==> run a: inputs <==
## Dmac_Top
module Dmac_Top (
    input  logic        clk,
    input  logic        rst,
    input  logic        write,
    input  logic        HSel,
    input  logic [1:0]  STrans,
    input  logic [31:0] HWData,
    input  logic [31:0] HAddr,
    input  logic [31:0] MRData,
    input  logic        HReady,
    input  logic [1:0]  M_HResp,
    output logic HReadyOut,
    output logic [1:0] S_HResp,
    input  logic [1:0]  DmacReq,      
    input  logic        Bus_Grant,   
    output logic [31:0] MAddress,
    output logic [31:0] MWData,
    output logic [3:0]  MBurst_Size,
    output logic        MWrite,
    output logic [1:0]  MTrans,
    output logic [3:0]  MWStrb,
    output logic        Bus_Req,
    output logic        Interrupt,
    output logic [1:0]  ReqAck
);
    logic con_sel, con_en, irq, con_new_sel, C_config;
    logic hold;
    logic channel_en_1, channel_en_2;
    Dmac_Main_Datapath datapath_inst (
        .clk            (clk),
        .rst            (rst),
        .write          (write),
        .HSel           (HSel),
        .STrans         (STrans),
        .channel_en_1   (channel_en_1),
        .channel_en_2   (channel_en_2),
        .HWData         (HWData),
        .HAddr          (HAddr),
        .MRData         (MRData),
        .HReady         (HReady),
        .M_HResp          (M_HResp),
  ...
Settings: LEC_CHECK=0, CAP_MARGIN=20, CORE_MARGIN=2, CORE_UTILIZATION=72, CTS_CLUSTER_DIAMETER=28, CTS_CLUSTER_SIZE=36, PLACE_DENSITY_LB_ADDON=0.01, SETUP_SLACK_MARGIN=1.4, SLEW_MARGIN=20, TNS_END_PERCENT=80; clock period 4.78 ns.
run.sh (not shown) runs the stock make flow with config.mk's settings and CLKGATE_MAP_FILE=.
==> inputs of run b, as changes to run a <==
==> flow/config.mk (replaced) <==
export PLATFORM = sky130hd
export DESIGN_NAME = Dmac_Top
export DESIGN_NICKNAME = Dmac_Top
export VERILOG_FILES = /design/flow/design.v
export SDC_FILE = /design/flow/constraint.sdc
export NUM_CORES = 4
export LEC_CHECK = 0
export CAP_MARGIN = 20
export CORE_ASPECT_RATIO = 0.53
export CORE_MARGIN = 2
export CORE_UTILIZATION = 72
export CTS_CLUSTER_SIZE = 48
export PLACE_DENSITY = 0.65
export SETUP_SLACK_MARGIN = 1.47
export SLEW_MARGIN = 20
==> flow/constraint.sdc (replaced) <==
create_clock -name core_clock -period 5.34 [get_ports {clk}]
set_input_delay 1.0680 -clock core_clock [delete_from_list [all_inputs] [get_ports {clk}]]
set_output_delay 1.0680 -clock core_clock [all_outputs]
set_load 0.01 [all_outputs]
==> inputs of run c, as changes to run a <==
==> flow/config.mk (replaced) <==
export PLATFORM = sky130hd
export DESIGN_NAME = Dmac_Top
export DESIGN_NICKNAME = Dmac_Top
export VERILOG_FILES = /design/flow/design.v
export SDC_FILE = /design/flow/constraint.sdc
export NUM_CORES = 4
export LEC_CHECK = 0
export CAP_MARGIN = 20
export CORE_MARGIN = 2
export CORE_UTILIZATION = 60
export CTS_CLUSTER_SIZE = 81
export PLACE_DENSITY = 0.6
export SLEW_MARGIN = 20
==> flow/constraint.sdc (replaced) <==
create_clock -name core_clock -period 10.0 [get_ports {clk}]
set_input_delay 2.0000 -clock core_clock [delete_from_list [all_inputs] [get_ports {clk}]]
set_output_delay 2.0000 -clock core_clock [all_outputs]
set_load 0.01 [all_outputs]
==> inputs of run d, as changes to run a <==
==> flow/config.mk (replaced) <==
export PLATFORM = sky130hd
export DESIGN_NAME = Dmac_Top
export DESIGN_NICKNAME = Dmac_Top
export VERILOG_FILES = /design/flow/design.v
export SDC_FILE = /design/flow/constraint.sdc
export NUM_CORES = 4
export LEC_CHECK = 0
export ABC_AREA = 1
export CAP_MARGIN = 20
export CORE_MARGIN = 2
export CORE_UTILIZATION = 72
export CTS_CLUSTER_DIAMETER = 370
export CTS_CLUSTER_SIZE = 10
export PLACE_DENSITY = 0.42
export SETUP_SLACK_MARGIN = 1.4
export SLEW_MARGIN = 20
export TNS_END_PERCENT = 5
==> flow/constraint.sdc (replaced) <==
create_clock -name core_clock -period 4.77 [get_ports {clk}]
set_input_delay 0.9540 -clock core_clock [delete_from_list [all_inputs] [get_ports {clk}]]
set_output_delay 0.9540 -clock core_clock [all_outputs]
set_load 0.01 [all_outputs]
==> run notes <==
Implementation results.

Per the placement report, the placed cell count is 5671. Measured against the total synthesized area, the mux share comes to 13.63%. The longest clock path from root to sink contains 3 buffers. The top-area cell type share of the netlist area is 48.96%.

The flow ran to the end and the layout has no timing, DRC or antenna violations. Per the synthesis report, the XOR/XNOR share of the synthesized area is 1.924%. The core region area is 103600 um^2. The number of distinct library cell variants in the gate-level netlist after synthesis is 90. The number of cells reported by Yosys stat comes to 4300.

The chip occupies 107300 um^2.
Source of the figures above: run c

==> run notes <==
Implementation results.

The run finished with no timing, DRC or antenna violations. The core region is 85980 um^2. The overall die area is 89730 um^2. The synthesized netlist was found by Yosys to have 4300 cells. The clock passes through at most 3 buffers. The number of distinct library cell variants in the gate-level netlist after synthesis is 90.

Per the synthesis report, the single largest cell type by area occupies 48.96% of cell area. The cell-mix breakdown from Yosys lists the XOR/XNOR area share as 1.924%. The proportion of synthesized area in mux cells is 13.63%.
Source of the figures above: run b

==> run notes <==
Update from the flow run.

Per the OpenROAD floorplan log, the area of the die is 89610 um^2. The top-area cell type share of the netlist area is 48.96%. The stage where the run ended is global routing (5_1_grt). The synthesis run shows multiplexers occupying 13.63% of the cell area. The gate-level netlist out of Yosys references 90 unique cell types. The yosys cell count is 4300. The run stopped with a tool error. Once placement completed, the tool counted placed cells totaling 5539.
Source of the figures above: run a

==> run notes <==
Implementation results.

The floorplan step defined a die boundary enclosing 97260 um^2. The core region area is 93610 um^2. The number of placed cells counting well taps is 8497. The top-area cell type share of the netlist area is 45.06%. The run finished with no timing, DRC or antenna violations.

After synthesis, the netlist uses 59 different library cells. In the Yosys report the total cell count is 7286.
Source of the figures above: run d

